==> flow/design.v <==
module instruction_decoder (
    input  logic [31:0] instr,
    output logic is_set_height,
    output logic is_set_weight,
    output logic is_calc_bmi,
    output logic is_calc_bmr,
    output logic [31:25] funct7,  
    output logic [31:20] imm,  
    output logic [24:20] rs2,    
    output logic [19:15] rs1,   
    output logic [11:7] rd  
);
    logic [6:0] opcode;
    assign opcode = instr[6:0];
    logic [14:12] w_h;
    assign w_h = instr[14:12];
    assign is_set_height = (opcode == 7'b0001011) & (w_h == 3'b000);
    assign is_set_weight = (opcode == 7'b0001011) & (w_h == 3'b001);
    assign is_calc_bmi   = (opcode == 7'b0001101);
    assign is_calc_bmr   = (opcode == 7'b0001110);
    assign imm = instr[31:20];
    assign rd = instr[11:7];
    assign rs2 = instr[24:20];
    assign rs1 = instr[19:15];
    assign funct7 = (is_calc_bmr)?instr[31:25]:7'b0;
endmodule
module memory (
    input  logic        clk,
    input  logic        reset,
    input  logic        we_height,
    input  logic        we_weight,
    input  logic [4:0]  user_index,
    input  logic [31:0] data_in,
    output logic [31:0] height_out,
    output logic [31:0] weight_out
);
    reg [31:0] mem_height [0:31];
    reg [31:0] mem_weight [0:31];
    always @(posedge clk or posedge reset) begin
         if (reset) begin
           for (int i = 0; i < 32; i++) begin
                mem_height[i] <= 32'd0;     
                mem_weight[i] <= 32'd0;      
            end
        end else begin
            if (we_height) mem_height[user_index] <= data_in;
            if (we_weight) mem_weight[user_index] <= data_in;
        end
    end
    assign height_out = mem_height[user_index];
    assign weight_out = mem_weight[user_index];
endmodule
module alu (
    input logic is_calc_bmi,
    input logic is_calc_bmr,
    input logic [31:0] height,   
    input logic [31:0] weight,   
    input logic [6:0] funct7,    
    output logic [31:0] result
);
    logic [31:0] bmi;
    logic [31:0] bmr;
    logic [31:0] height_mm;
    logic [31:0] height_m2;
    logic [31:0] weight_x10000;  
    logic [5:0] age;
    logic gender;  
    assign gender = funct7[6];
    assign age = funct7[5:0];
    always@(*)begin
        height_mm = height * 10;  
        height_m2 = (height_mm * height_mm) / 10000;  
        weight_x10000 = weight * 10000;
        bmi = 0;
        bmr = 0;
        if (is_calc_bmi) begin
            if (height_m2 != 0)
                bmi = weight_x10000 / height_m2;   
            else
                bmi = 0;
            result = bmi;
        end
        else if (is_calc_bmr) begin
            bmr = (10 * weight) + (625 * height / 100) - (5 * age);
            if (gender)
                bmr = bmr + 5;
            else
                bmr = bmr - 161;
            result = bmr;
        end
        else begin
            result = 0;   
        end
    end
endmodule
module top (
    input  logic        clk,
    input  logic        reset,
    input  logic [31:0] instr,
    output logic [31:0] result
);
    logic is_set_height;
    logic is_set_weight;
    logic is_calc_bmi;
    logic is_calc_bmr;
    logic [31:25] gender_age;
    logic [31:20] imm;  
    logic [24:20] rs2;    
    logic [19:15] rs1;   
    logic [11:7] rd;  
    logic [31:0] height_out;
    logic [31:0] weight_out;
    logic [31:0] alu_result;
    logic [4:0]  user_index;
    instruction_decoder u_decoder(.instr(instr),
        .is_set_height(is_set_height),
        .is_set_weight(is_set_weight),
        .is_calc_bmi(is_calc_bmi),
        .is_calc_bmr(is_calc_bmr),
        .funct7(gender_age),  
        .imm(imm),  
        .rs2(rs2),    
        .rs1(rs1),   
        .rd(rd)  
        );
    logic [31:0] imm_extended;
    assign imm_extended = {{20{imm[31]}}, imm};  
    assign user_index = (is_set_height | is_set_weight) ? rd : rs1;
    memory user_memory(.clk(clk),
        .reset(reset),
        .we_height(is_set_height),
        .we_weight(is_set_weight),
        .user_index(user_index),
        .data_in(imm_extended),
        .height_out(height_out),
        .weight_out(weight_out));
    alu health_alu (
        .is_calc_bmi(is_calc_bmi),
        .is_calc_bmr(is_calc_bmr),
        .height(height_out),
        .weight(weight_out),
        .funct7(gender_age),
        .result(alu_result)
    );
    always @(posedge clk or posedge reset) begin
        if (reset)
            result <= 32'd0;
        else
            result <= alu_result;
    end
endmodule
clock: 191.0 ns
lec_check: 0
cap_margin: 20
core_margin: 2
core_utilization: 68
cts_cluster_diameter: 221
setup_slack_margin: 5.0
slew_margin: 20
tns_end_percent: 5
run.sh (not shown) runs the stock make flow with config.mk's settings and CLKGATE_MAP_FILE=.
The first run never finished: it broke off in global routing (5_1_grt) with GRT-0116.
Change:
==> flow/config.mk (replaced) <==
export PLATFORM = sky130hd
export DESIGN_NAME = top
export DESIGN_NICKNAME = top
export VERILOG_FILES = /design/flow/design.v
export SDC_FILE = /design/flow/constraint.sdc
export NUM_CORES = 4
export LEC_CHECK = 0
export CAP_MARGIN = 20
export CELL_PAD_IN_SITES_GLOBAL_PLACEMENT = 0
export CORE_MARGIN = 2
export CORE_UTILIZATION = 43
export CTS_CLUSTER_DIAMETER = 399
export MAX_ROUTING_LAYER = met5
export PLACE_DENSITY_LB_ADDON = 0.07
export SLEW_MARGIN = 20
==> flow/constraint.sdc (replaced) <==
create_clock -name core_clock -period 143.0 [get_ports {clk}]
set_input_delay 28.6000 -clock core_clock [delete_from_list [all_inputs] [get_ports {clk}]]
set_output_delay 28.6000 -clock core_clock [all_outputs]
set_load 0.01 [all_outputs]
Outcome:
- Now the flow completed and failed the layout checks on setup timing
- synthesized area does not change
- die area climbs by well over a third
- synthesized cell count does not change
Change:
--- a/flow/config.mk
+++ b/flow/config.mk
@@ -9,7 +9,7 @@
 export CELL_PAD_IN_SITES_GLOBAL_PLACEMENT = 0
 export CORE_MARGIN = 2
-export CORE_UTILIZATION = 43
-export CTS_CLUSTER_DIAMETER = 399
+export CORE_UTILIZATION = 68
+export CTS_CLUSTER_DIAMETER = 330
+export CTS_CLUSTER_SIZE = 34
 export MAX_ROUTING_LAYER = met5
-export PLACE_DENSITY_LB_ADDON = 0.07
 export SLEW_MARGIN = 20
==> flow/constraint.sdc (replaced) <==
create_clock -name core_clock -period 171.0 [get_ports {clk}]
set_input_delay 34.2000 -clock core_clock [delete_from_list [all_inputs] [get_ports {clk}]]
set_output_delay 34.2000 -clock core_clock [all_outputs]
set_load 0.01 [all_outputs]
Result: With this change the flow aborted during global routing (5_1_grt) on GRT-0116. Die size drops by 37%. Synthesized area is unchanged. Synthesized cell count does not change.
Change:
==> flow/config.mk (replaced) <==
export PLATFORM = sky130hd
export DESIGN_NAME = top
export DESIGN_NICKNAME = top
export VERILOG_FILES = /design/flow/design.v
export SDC_FILE = /design/flow/constraint.sdc
export NUM_CORES = 4
export LEC_CHECK = 0
export CAP_MARGIN = 20
export CORE_MARGIN = 2
export CORE_UTILIZATION = 40
export SLEW_MARGIN = 20
==> flow/constraint.sdc (replaced) <==
create_clock -name core_clock -period 240.0 [get_ports {clk}]
set_input_delay 48.0000 -clock core_clock [delete_from_list [all_inputs] [get_ports {clk}]]
set_output_delay 48.0000 -clock core_clock [all_outputs]
set_load 0.01 [all_outputs]
After rerunning:
- The changed run passed the timing, DRC and antenna checks
- die size is higher by 69%
- synthesized cell count stays the same
- area after synthesis does not change
Change:
--- a/flow/config.mk
+++ b/flow/config.mk
@@ -6,6 +6,10 @@
 export NUM_CORES = 4
 export LEC_CHECK = 0
-export CAP_MARGIN = 20
+export CAP_MARGIN = 5
+export CELL_PAD_IN_SITES_GLOBAL_PLACEMENT = 0
 export CORE_MARGIN = 2
-export CORE_UTILIZATION = 40
+export CORE_UTILIZATION = 65
+export CTS_CLUSTER_DIAMETER = 351
+export MAX_ROUTING_LAYER = met5
 export SLEW_MARGIN = 20
+export TNS_END_PERCENT = 5
==> flow/constraint.sdc (replaced) <==
create_clock -name core_clock -period 171.0 [get_ports {clk}]
set_input_delay 34.2000 -clock core_clock [delete_from_list [all_inputs] [get_ports {clk}]]
set_output_delay 34.2000 -clock core_clock [all_outputs]
set_load 0.01 [all_outputs]
With this change the flow aborted during global routing (5_1_grt), error GRT-0116.
Synthesized cell count stays the same.
Synthesized area is unchanged.
Die area is lower by 38%.
Change:
==> flow/config.mk (replaced) <==
export PLATFORM = sky130hd
export DESIGN_NAME = top
export DESIGN_NICKNAME = top
export VERILOG_FILES = /design/flow/design.v
export SDC_FILE = /design/flow/constraint.sdc
export NUM_CORES = 4
export LEC_CHECK = 0
export ABC_AREA = 0
export CAP_MARGIN = 20
export CELL_PAD_IN_SITES_DETAIL_PLACEMENT = 1
export CELL_PAD_IN_SITES_GLOBAL_PLACEMENT = 1
export CORE_MARGIN = 2
export CORE_UTILIZATION = 61
export CTS_CLUSTER_DIAMETER = 397
export CTS_CLUSTER_SIZE = 17
export GPL_ROUTABILITY_DRIVEN = 0
export GPL_TIMING_DRIVEN = 0
export MIN_ROUTING_LAYER = met1
export SETUP_SLACK_MARGIN = 5.0
export SLEW_MARGIN = 20
export TNS_END_PERCENT = 25
==> flow/constraint.sdc (replaced) <==
create_clock -name core_clock -period 250.0 [get_ports {clk}]
set_input_delay 50.0000 -clock core_clock [delete_from_list [all_inputs] [get_ports {clk}]]
set_output_delay 50.0000 -clock core_clock [all_outputs]
set_load 0.01 [all_outputs]
The changed run never finished: it broke off in global routing (5_1_grt).
Area after synthesis stays the same.
Synthesized cell count is unchanged.
Die size climbs by a few percent.
